== run A ==
==> flow/design.v <==
`timescale 1ns / 1ps
module microprocessor(
  input             clk,
  input             sys_rst,
  input      [15:0] din,
  output     [15:0] dout,
  output     [15:0] imem_addr,
  input      [31:0] imem_data,
  output     [15:0] dmem_addr,
  output            dmem_we,
  input      [15:0] dmem_rdata,
  output            halted
);
reg [31:0] IR;             
reg [15:0] GPR [31:0];     
reg [15:0] SGPR;           
reg [15:0] PC;
reg sign, zero, overflow, carry;
reg jmp_flag;
reg stop;
localparam [2:0] idle            = 3'd0;   
localparam [2:0] fetch_inst      = 3'd1;   
localparam [2:0] dec_exec_inst   = 3'd2;   
localparam [2:0] next_inst       = 3'd3;   
localparam [2:0] sense_halt      = 3'd4;   
reg [2:0] state, next_state;
wire [15:0] src1 = GPR[IR[21:17]];
wire [15:0] src2 = IR[16] ? IR[15:0] : GPR[IR[15:11]];
wire [15:0] rdv  = GPR[IR[26:22]];
wire [16:0] sum     = {1'b0, src1} + {1'b0, src2};
wire [15:0] diff    = src1 - src2;
wire [31:0] mul_res = src1 * src2;
wire [15:0] quot    = (src2 == 16'd0) ? 16'hFFFF : (src1 / src2);
reg        wr_en;
reg [15:0] wr_val;
reg        jmp_n;
reg        stop_n;
always @(*) begin
  wr_en  = 1'b1;
  wr_val = rdv;
  jmp_n  = 1'b0;
  stop_n = 1'b0;
  case (IR[31:27])
    5'b00000 : wr_val = SGPR;
    5'b00001     : wr_val = IR[16] ? IR[15:0] : src1;
    5'b00010     : wr_val = sum[15:0];
    5'b00011     : wr_val = diff;
    5'b00100     : wr_val = mul_res[15:0];
    5'b00101     : wr_val = quot;
    5'b00110     : wr_val = src1 | src2;
    5'b00111    : wr_val = src1 & src2;
    5'b01000    : wr_val = src1 ^ src2;
    5'b01001   : wr_val = src1 ~^ src2;
    5'b01010   : wr_val = ~(src1 & src2);
    5'b01011    : wr_val = ~(src1 | src2);
    5'b01100    : wr_val = IR[16] ? ~IR[15:0] : ~src1;
    5'b01111 : wr_val = dmem_rdata;
    default  : wr_en = 1'b0;
  endcase
  case (IR[31:27])
    5'b10000        : jmp_n = 1'b1;
    5'b10001      : jmp_n = carry;
    5'b10011       : jmp_n = sign;
    5'b10101       : jmp_n = zero;
    5'b10111   : jmp_n = overflow;
    5'b10010    : jmp_n = ~carry;
    5'b10100     : jmp_n = ~sign;
    5'b10110     : jmp_n = ~zero;
    5'b11000 : jmp_n = ~overflow;
    5'b11001        : stop_n = 1'b1;
    default      : ;
  endcase
end
wire [15:0] rd_new = wr_en ? wr_val : rdv;
wire sign_n  = (IR[31:27] == 5'b00100) ? mul_res[31] : rd_new[15];
wire zero_n  = (IR[31:27] == 5'b00100) ? ~(|mul_res) : ~(|rd_new);
wire carry_n = (IR[31:27] == 5'b00010) ? sum[16] : 1'b0;
wire ovf_n   = (IR[31:27] == 5'b00010) ? ((~src1[15] & ~src2[15] & rd_new[15]) | (src1[15] & src2[15] & ~rd_new[15])) :
               (IR[31:27] == 5'b00011) ? ((~src1[15] & src2[15] & rd_new[15]) | (src1[15] & ~src2[15] & ~rd_new[15])) :
               1'b0;
always @(posedge clk) begin
  if (sys_rst)
    state <= idle;
  else
    state <= next_state;
end
always @(*) begin
  case (state)
    idle            : next_state = fetch_inst;
    fetch_inst      : next_state = dec_exec_inst;
    dec_exec_inst   : next_state = next_inst;
    next_inst       : next_state = sense_halt;
    sense_halt      : next_state = stop ? sense_halt : fetch_inst;
    default         : next_state = idle;
  endcase
end
always @(posedge clk) begin
  if (sys_rst) begin
    sign     <= 1'b0;
    zero     <= 1'b0;
    overflow <= 1'b0;
    carry    <= 1'b0;
    jmp_flag <= 1'b0;
    stop     <= 1'b0;
  end else begin
    case (state)
      idle: begin
        IR <= 32'h0;
        PC <= 16'd0;
      end
      fetch_inst: begin
        IR <= imem_data;
      end
      dec_exec_inst: begin
        if (wr_en)
          GPR[IR[26:22]] <= wr_val;
        if (IR[31:27] == 5'b00100)
          SGPR <= mul_res[31:16];
        sign     <= sign_n;
        zero     <= zero_n;
        carry    <= carry_n;
        overflow <= ovf_n;
        jmp_flag <= jmp_n;
        stop     <= stop_n;
      end
      next_inst: begin
        PC <= jmp_flag ? IR[15:0] : PC + 16'd1;
      end
      default: ;
    endcase
  end
end
assign imem_addr = PC;
assign dmem_addr = IR[15:0];
assign dmem_we   = (state == dec_exec_inst) && ((IR[31:27] == 5'b01101) || (IR[31:27] == 5'b01110));
assign dout      = (IR[31:27] == 5'b01110) ? din : src1;
assign halted    = stop;
endmodule
clock: 24.6 ns
lec_check: 0
cap_margin: 20
core_margin: 2
core_utilization: 70
cts_cluster_diameter: 189
cts_cluster_size: 100
place_density: 0.37
setup_slack_margin: 5.0
slew_margin: 20
run.sh (not shown) runs the stock make flow with config.mk's settings and CLKGATE_MAP_FILE=.
Seen in the log of run A: GRT-0232 during 5_1_grt, after which the run never completed.
Modified inputs, run B compared to run A
- CTS_CLUSTER_DIAMETER no longer set, was 189
- SETUP_SLACK_MARGIN no longer set, was 5.0
- CORE_UTILIZATION now 58, was 70
- CTS_CLUSTER_SIZE no longer set, was 100
- PLACE_DENSITY no longer set, was 0.37
- the clock period (ns, I/O delays scaled along) now 16.3, was 24.6
In the flow results for run B and run A, the core utilization at floorplan is smaller on run B. Comparing run B and run A, the higher deepest level of the CTS H-tree was measured on run B. Run A did not run to completion, as it errored out during 5_1_grt. Final checks on run B, whose flow otherwise completed, came back failing, citing setup timing. Run B ends up with a width of the die that is 9.7% higher than in run A. Re die size: run B and run A aren't equal, and the lower value belongs to run A. From run A to run B the numbers moved as follows: placeable core area grew by 15000 um2; total CTS buffers grew by 56. Post-detailed-placement half-perimeter wirelength down about 3.4% in run B wrt run A. Run B -> run A: synthesized-area fraction occupied by and/or/nand/nor cells delta 0, exact match. Sort run B and run A by setup slack at placement asc -> top: run B. Run B vs. run A: routability congestion estimate went down by 0.056.
Changes in run C relative to run B:
- CORE_UTILIZATION now 30, was 58
- the clock period (ns, I/O delays scaled along) now 29.4, was 16.3
==> comparison <==
Apart from run B, each of run C and run B ends the flow with a layout that passes the timing, DRC and antenna checks. Final design area excluding fillers (run C vs. run B) decreases by a few percent. Taking run B as the reference, in run C global router's overall resource usage saw a decrease; die boundary width saw an increase.
